==> job 5797: inputs <==
==> flow/design.v <==
`timescale 1ns/10ps
module CannyEdge(dAddrRegRow, dAddrRegCol, bWE, bCE, InData, OutData,
	OPMode, bOPEnable, dReadReg, dWriteReg,	tclk, rst_b);
	input 	[2:0]				dAddrRegRow, dAddrRegCol;
	input						bWE, bCE;
	input 	[8-1:0] 	InData;
	output	[8-1:0] 	OutData;
	reg		[8-1:0] 	OutData;
	input 	[2:0]				OPMode;
	input 						bOPEnable;
	input 	[3:0]				dReadReg, dWriteReg;
	input						tclk, rst_b;
	reg 	[8-1:0]	regX[0:24];	 
	reg 	[8-1:0]	regY6;		 
	reg 	[8-1:0]	regZ[0:12];	 
	wire	[5:0]			wIdx = dAddrRegRow*3'd5 + dAddrRegCol;	 
	wire	[8-1:0]	gf[0:24];	 
	reg 	[8-1:0]	Out_gf, Out_gradient, Out_direction, Out_bThres;
	parameter		dThresHigh = 15;
	parameter		dThresLow = 10;
	parameter		dWidth = 200;
	parameter		dHeight = 200;
	reg			[14:0]	tpSum;
	reg			[1:0]	IntSignal;
	reg signed [31:0]	Gx, Gy, fGx, fGy;
	reg signed	[1:0]	dx, dy;
	integer	k;
	assign gf[0] =1;  assign gf[1] =3;  assign gf[2] =4;  assign gf[3] =3;  assign gf[4] =1;
	assign gf[5] =3;  assign gf[6] =7;  assign gf[7] =10; assign gf[8] =7;  assign gf[9] =3;
	assign gf[10]=4;  assign gf[11]=10; assign gf[12]=16; assign gf[13]=10; assign gf[14]=4;
	assign gf[15]=3;  assign gf[16]=7;  assign gf[17]=10; assign gf[18]=7;  assign gf[19]=3;
	assign gf[20]=1;  assign gf[21]=3;  assign gf[22]=4;  assign gf[23]=3;  assign gf[24]=1;
	always @(posedge tclk or negedge rst_b)
	begin
		if(!rst_b) begin
			IntSignal <= 2'b00;
		end
		else if(bCE==1'b0 && bWE==1'b0) 
		begin
			if(dWriteReg == 0)
				regX[wIdx] <= InData;
			else if(dWriteReg == 1) begin
				if(wIdx == 6)
					regY6 <= InData;
			end
			else if(dWriteReg == 2) begin
				if(wIdx <= 12)
					regZ[wIdx] <= InData;
			end
		end
		else if(bCE==1'b0 && bWE==1'b1)
		begin
			if(dReadReg == 0)
				OutData <= Out_gf;
			else if(dReadReg == 1)
				OutData <= Out_gradient;
			else if(dReadReg == 2)
				OutData <= Out_direction;
			else if(dReadReg == 3)
				OutData <= Out_gradient;
			else if(dReadReg == 4)
				OutData <= Out_bThres;
			else
				OutData <= OutData;
		end
		else
		begin
			if(bOPEnable==1'b0)
			begin
				if(OPMode == 0)
				begin
					if(IntSignal == 2'b00)	begin
						tpSum <= (gf[0]*regX[0]+gf[1]*regX[1]+gf[2]*regX[2]+gf[3]*regX[3]+gf[4]*regX[4]+gf[5]*regX[5]+gf[6]*regX[6]+gf[7]*regX[7]+gf[8]*regX[8]+gf[9]*regX[9]+gf[10]*regX[10]+gf[11]*regX[11]+gf[12]*regX[12]+gf[13]*regX[13]+gf[14]*regX[14]+gf[15]*regX[15]+gf[16]*regX[16]+gf[17]*regX[17]+gf[18]*regX[18]+gf[19]*regX[19]+gf[20]*regX[20]+gf[21]*regX[21]+gf[22]*regX[22]+gf[23]*regX[23]+gf[24]*regX[24]);
						IntSignal <= 2'b01;
					end
					else if(IntSignal == 2'b01) begin
						Out_gf <= tpSum >> 7;				 
					end
					else begin
						Out_gf <= Out_gf;
						IntSignal <= IntSignal;
					end
				end
				else if(OPMode == 1)
				begin
					if(IntSignal == 2'b00)	begin
						Gx <= -regX[0]-2*regX[5]-regX[10]+regX[2]+2*regX[7]+regX[12];
						Gy <= +regX[0]+2*regX[1]+regX[2]-regX[10]-2*regX[11]-regX[12];
						IntSignal <= 2'b01;
					end
					else if(IntSignal == 2'b01) begin
						if(Gx >= 0 && Gy >= 0)
							Out_gradient <= (Gx+Gy)/8;
						else if(Gx < 0 && Gy >=0)
							Out_gradient <= (-Gx+Gy)/8;
						else if(Gx >= 0 && Gy < 0)
							Out_gradient <= (Gx-Gy)/8;
						else if(Gx < 0 && Gy < 0)
							Out_gradient <= (-Gx-Gy)/8;
						else
							Out_gradient <= Out_gradient;
						IntSignal <= 2'b10;
					end	
					else if(IntSignal == 2'b10) begin
						if(Gy < 0)
						begin
							fGx <= -Gx;
							fGy <= -Gy;
						end
						else
						begin
							fGx <= Gx;
							fGy <= Gy;
						end
						IntSignal <= 2'b11;
					end
					else if(IntSignal == 2'b11) begin
						if(fGx >=0)
						begin
							if(fGy <= fGx>>1)  
								Out_direction <= 0;
							else if(fGy > fGx>>1 && fGy <= fGx*25/10)  
								Out_direction <= 45;
							else if(fGy > fGx*25/10)
								Out_direction <= 90;
							else
								Out_direction <= Out_direction;
						end
						else  
						begin
							if(fGy <= -fGx>>1)
								Out_direction <= 0;
							else if(fGy > -fGx>>1 && fGy <= -fGx*25/10)
								Out_direction <= 135;
							else if(fGy > -fGx*25/10)
								Out_direction <= 90;
							else
								Out_direction <= Out_direction;
						end
						IntSignal <= IntSignal;
					end
				end
				else if(OPMode == 2)
				begin
					if(IntSignal == 2'b00) begin
						if(regY6 == 0) begin
							dx <= 1;
							dy <= 0;
						end
						else if(regY6 == 45) begin
							dx <= -1;
							dy <= 1;
						end
						else if(regY6 == 90) begin
							dx <= 0;
							dy <= 1;
						end
						else if(regY6 == 135) begin
							dx <= 1;
							dy <= 1;
						end
						else begin
							dx <= 0; 
							dy <= 0; 
						end
						IntSignal <= 2'b01;
					end
					else if(IntSignal == 2'b01) begin
						if(regX[6] < regX[6-5*dy-dx] | regX[6] < regX[6+5*dy+dx])
							regX[6] <= 0;
						IntSignal <= IntSignal;
						Out_gradient <= regX[6];
					end
				end
				else if(OPMode == 3)
				begin
					if(IntSignal == 2'b00) begin
						if(regY6 == 0) begin
							dx <= 1;
							dy <= 0;
						end
						else if(regY6 == 45) begin
							dx <= -1;
							dy <= 1;
						end
						else if(regY6 == 90) begin
							dx <= 0;
							dy <= 1;
						end
						else if(regY6 == 135) begin
							dx <= 1;
							dy <= 1;
						end
						else begin
							dx <= 0; 
							dy <= 0; 
						end
						IntSignal <= 2'b01;
					end	
					else if(IntSignal == 2'b01) begin
						if(regX[6] >= dThresHigh)		 
							Out_bThres <= 1;
						else if(regX[6] <= dThresLow)	 
							Out_bThres <= 0;
						else							 
						begin
							if(regX[6-5*dy-dx] >= dThresHigh || regX[6+5*dy+dx] >= dThresHigh)
								Out_bThres <= 1;
							else if(regZ[6-5*dy-dx] == 1 || regZ[6+5*dy+dx] == 1)
								Out_bThres <= 1;
							else
								Out_bThres <= 0;
						end
						IntSignal <= IntSignal;
					end
				end
			end	
			else  
				IntSignal <= 2'b00;
		end  
	end
endmodule
==> flow/run.sh <==
#!/bin/bash
# the make line also repeats each setting of config.mk as NAME=value (left out here)
make -C /OpenROAD-flow-scripts/flow DESIGN_CONFIG=/design/flow/config.mk WORK_HOME=/design/flow/orfs CLKGATE_MAP_FILE= finish
==> flow/config.mk <==
export PLATFORM = sky130hd
export DESIGN_NAME = CannyEdge
export DESIGN_NICKNAME = CannyEdge
export VERILOG_FILES = /design/flow/design.v
export SDC_FILE = /design/flow/constraint.sdc
export NUM_CORES = 4
export LEC_CHECK = 0
export ABC_AREA = 1
export CAP_MARGIN = 20
export CORE_MARGIN = 2
export CORE_UTILIZATION = 72
export CTS_CLUSTER_DIAMETER = 361
export PLACE_DENSITY = 0.42
export SLEW_MARGIN = 20
==> flow/constraint.sdc <==
create_clock -name core_clock -period 20.4 [get_ports {tclk}]
set_input_delay 4.0800 -clock core_clock [delete_from_list [all_inputs] [get_ports {tclk}]]
set_output_delay 4.0800 -clock core_clock [all_outputs]
set_load 0.01 [all_outputs]
==> job 7781: changes against job 5797 <==
- ABC_AREA: 1 -> 0
- CELL_PAD_IN_SITES_GLOBAL_PLACEMENT: not set -> 1
- CORE_MARGIN: 2 -> 3
- CORE_UTILIZATION: 72 -> 70
- CTS_CLUSTER_DIAMETER: 361 -> 22
- GPL_ROUTABILITY_DRIVEN: not set -> 0
- PLACE_DENSITY: 0.42 -> not set
- PLACE_DENSITY_LB_ADDON: not set -> 0.13
- SETUP_SLACK_MARGIN: not set -> 5.0
- TNS_END_PERCENT: not set -> 80
==> flow/constraint.sdc (replaced) <==
create_clock -name core_clock -period 28.9 [get_ports {tclk}]
set_input_delay 5.7800 -clock core_clock [delete_from_list [all_inputs] [get_ports {tclk}]]
set_output_delay 5.7800 -clock core_clock [all_outputs]
set_load 0.01 [all_outputs]
==> results.ini <==
[floorplan]
die_h_um=304
core_um2=87600
dieArea_um2=92700

[yosys]
aoi_share_pct=19.6
ys_sh_xor_pct=6.49

[run_status]
outcome=aborted with a tool error
error=[ERROR FLW-0024] Place density exceeds 1.0 (current PLACE_DENSITY_LB_ADDON =  0.13). Please check if the value of  PLACE_DENSITY_LB_ADDON is between 0 and 0.99.
failed_stage=global placement without I/O

The numbers above come from job 7781.

==> results.ini <==
[yosys]
aoi_share_pct=9.37

[sta]
setup_viol=6
setup_slack_ns=-0.677

[run_status]
check-failures=setup timing
outcome=complete, but fails checks

[floorplan]
die_h_um=291

The numbers above come from job 5797.


---

==> inputs of trial 50 <==
RTL: the design.v shown in full above, as it stands there.
Settings: LEC_CHECK=0, CAP_MARGIN=20, CORE_MARGIN=2, CORE_UTILIZATION=40, SLEW_MARGIN=20; clock period 23.6 ns.
run.sh (not shown) runs the stock make flow with config.mk's settings and CLKGATE_MAP_FILE=.
==> build 19: changes against trial 50 <==
Settings changed: ABC_AREA from default to 1, CORE_UTILIZATION 40 to 72, CTS_CLUSTER_DIAMETER from default to 200, CTS_CLUSTER_SIZE from default to 15, PLACE_DENSITY from default to 0.42, SETUP_SLACK_MARGIN from default to 0.08.
==> flow/constraint.sdc (replaced) <==
create_clock -name core_clock -period 12.1 [get_ports {tclk}]
set_input_delay 2.4200 -clock core_clock [delete_from_list [all_inputs] [get_ports {tclk}]]
set_output_delay 2.4200 -clock core_clock [all_outputs]
set_load 0.01 [all_outputs]
==> build 51: changes against trial 50 <==
Settings changed: CELL_PAD_IN_SITES_GLOBAL_PLACEMENT from default to 1, CTS_CLUSTER_SIZE from default to 100, PLACE_DENSITY from default to 0.66.
==> flow/constraint.sdc (replaced) <==
create_clock -name core_clock -period 15.2 [get_ports {tclk}]
set_input_delay 3.0400 -clock core_clock [delete_from_list [all_inputs] [get_ports {tclk}]]
set_output_delay 3.0400 -clock core_clock [all_outputs]
set_load 0.01 [all_outputs]
==> qor.csv <==
stage,metric,value,unit
status,error_message,[ERROR GRT-0116] Global routing finished with congestion. Check the congestion regions in the DRC Viewer.,
floorplan,floorplan.core_area,82000,um^2
status,status,stopped before the end,
status,failing_step,global routing,
synth,yosys-mux-area-fraction,0,
The numbers above come from build 19.

==> qor.csv <==
stage,metric,value,unit
final_timing,postLayoutSetupSlackWorst,-2.74,ns
status,status,finished with violations,
synth,yosys-mux-area-fraction,0.0175,
final_timing,setup_violations,6,
status,so_faults,setup timing,
The numbers above come from build 51.

==> qor.csv <==
stage,metric,value,unit
status,status,timing/DRC/antenna clean,
setup_path,startpoint_of_the_worst_setup_timing_path,fGx[1]$_DFFE_PP_,
final_timing,setup_violations,0,
detailed_routing,highest_layer,met4,
final_timing,whs,0.423,ns
placement,place.detailed.instances,8644,
grt,first_pass_grt_wire_length,335,mm
floorplan,floorplan.core_area,154000,um^2
cells_and_area,fillCellCount,15017,
The numbers above come from trial 50.


---

==> run F <==
// CannyEdge: RTL as listed in full above, without the edits since
==> flow/config.mk <==
export PLATFORM = sky130hd
export DESIGN_NAME = CannyEdge
export DESIGN_NICKNAME = CannyEdge
export VERILOG_FILES = /design/flow/design.v
export SDC_FILE = /design/flow/constraint.sdc
export NUM_CORES = 4
export LEC_CHECK = 0
export CAP_MARGIN = 20
export CORE_MARGIN = 2
export CORE_UTILIZATION = 72
export CTS_CLUSTER_DIAMETER = 57
export MAX_ROUTING_LAYER = met4
export PLACE_DENSITY = 0.66
export SETUP_SLACK_MARGIN = 5.0
export SLEW_MARGIN = 20
==> flow/constraint.sdc <==
create_clock -name core_clock -period 19.5 [get_ports {tclk}]
set_input_delay 3.9000 -clock core_clock [delete_from_list [all_inputs] [get_ports {tclk}]]
set_output_delay 3.9000 -clock core_clock [all_outputs]
set_load 0.01 [all_outputs]
==> run Y (differences from run F) <==
Settings changed: ABC_AREA set to 1, CORE_ASPECT_RATIO set to 1.16, CORE_UTILIZATION 72 to 26, CTS_CLUSTER_DIAMETER 57 to 100, GPL_TIMING_DRIVEN set to 0, MAX_ROUTING_LAYER met4 to not set, MIN_ROUTING_LAYER set to met2, PLACE_DENSITY 0.66 to not set, PLACE_DENSITY_LB_ADDON set to 0.02.
==> flow/constraint.sdc (replaced) <==
create_clock -name core_clock -period 32.8 [get_ports {tclk}]
set_input_delay 6.5600 -clock core_clock [delete_from_list [all_inputs] [get_ports {tclk}]]
set_output_delay 6.5600 -clock core_clock [all_outputs]
set_load 0.01 [all_outputs]
==> summary of the runs <==
- Synthesized area: run Y is lower than run F (about 4.5%).
- Between run Y and run F, the lower synthesized cell count is in run F (gap 8.2%, measured against run F).
- Run Y completed without violations. Run F failed in 5_1_grt, error ODB-0269.
- The die area of run Y is 2.6 times that of run F.

---

==> try-violet <==
RTL: the design.v shown in full above, as it stands there.
clock: 12.1 ns
lec_check: 0
cap_margin: 20
core_margin: 2
core_utilization: 72
cts_cluster_diameter: 200
setup_slack_margin: 1.32
slew_margin: 20
==> inputs of try-amber, as changes to try-violet <==
--- a/flow/config.mk
+++ b/flow/config.mk
@@ -7,7 +7,7 @@
 export LEC_CHECK = 0
 export CAP_MARGIN = 20
 export CORE_MARGIN = 2
-export CORE_UTILIZATION = 72
-export CTS_CLUSTER_DIAMETER = 200
-export SETUP_SLACK_MARGIN = 1.32
+export CORE_UTILIZATION = 71
+export CTS_CLUSTER_DIAMETER = 57
+export SETUP_SLACK_MARGIN = 5.0
 export SLEW_MARGIN = 20
==> flow/constraint.sdc (replaced) <==
create_clock -name core_clock -period 19.5 [get_ports {tclk}]
set_input_delay 3.9000 -clock core_clock [delete_from_list [all_inputs] [get_ports {tclk}]]
set_output_delay 3.9000 -clock core_clock [all_outputs]
set_load 0.01 [all_outputs]
==> inputs of try-garnet, as changes to try-violet <==
--- a/flow/config.mk
+++ b/flow/config.mk
@@ -7,7 +7,5 @@
 export LEC_CHECK = 0
 export CAP_MARGIN = 20
 export CORE_MARGIN = 2
-export CORE_UTILIZATION = 72
-export CTS_CLUSTER_DIAMETER = 200
-export SETUP_SLACK_MARGIN = 1.32
+export CORE_UTILIZATION = 40
 export SLEW_MARGIN = 20
==> flow/constraint.sdc (replaced) <==
create_clock -name core_clock -period 30.0 [get_ports {tclk}]
set_input_delay 6.0000 -clock core_clock [delete_from_list [all_inputs] [get_ports {tclk}]]
set_output_delay 6.0000 -clock core_clock [all_outputs]
set_load 0.01 [all_outputs]
==> comparison <==
- try-violet died in global routing. try-garnet completed with no timing, DRC or antenna violations. try-amber ran to the end with no violations.
- Of try-garnet and try-amber, try-amber has the higher routed wire length (gap 9.4%, measured against try-amber).
- In sequential cell count, try-amber and try-garnet do not differ.
- Fmax: try-amber is higher than try-garnet (about 22%).
- Count of clock-buffer cells in the layout: try-garnet is lower than try-amber (1).
- Of try-amber and try-garnet, try-garnet has the higher sequential share of layout area (gap 1.5 points).
==> figures <==
| quantity | try-garnet | try-violet | try-amber |
|---|---|---|---|
| Outcome | finished clean | stopped before the end | finished clean |
| Failing step | - | global routing | - |
| Multi-input gate share of total cell area | 66.0% | - | 66.1% |
| Critical path start-end classification | register to register | - | register to register |
| Non-Clock Buffer Count | 156 | - | 492 |
| Core box area | 154,000 µm² | 85,400 µm² | 86,900 µm² |
| Cell area after layout | 66,500 µm² | - | 71,700 µm² |
| Leakage | 0.0272 µW | - | 0.0296 µW |
| Total number of cells along the worst setup path | 69 | - | 82 |
| Final net count | 7,773 | - | 8,113 |
| Tap Cells | 2,044 | - | 1,155 |
| WL met1 | 90,700 µm | - | 75,900 µm |
Power figures rest on the tool's default switching activity, not on a simulated workload.
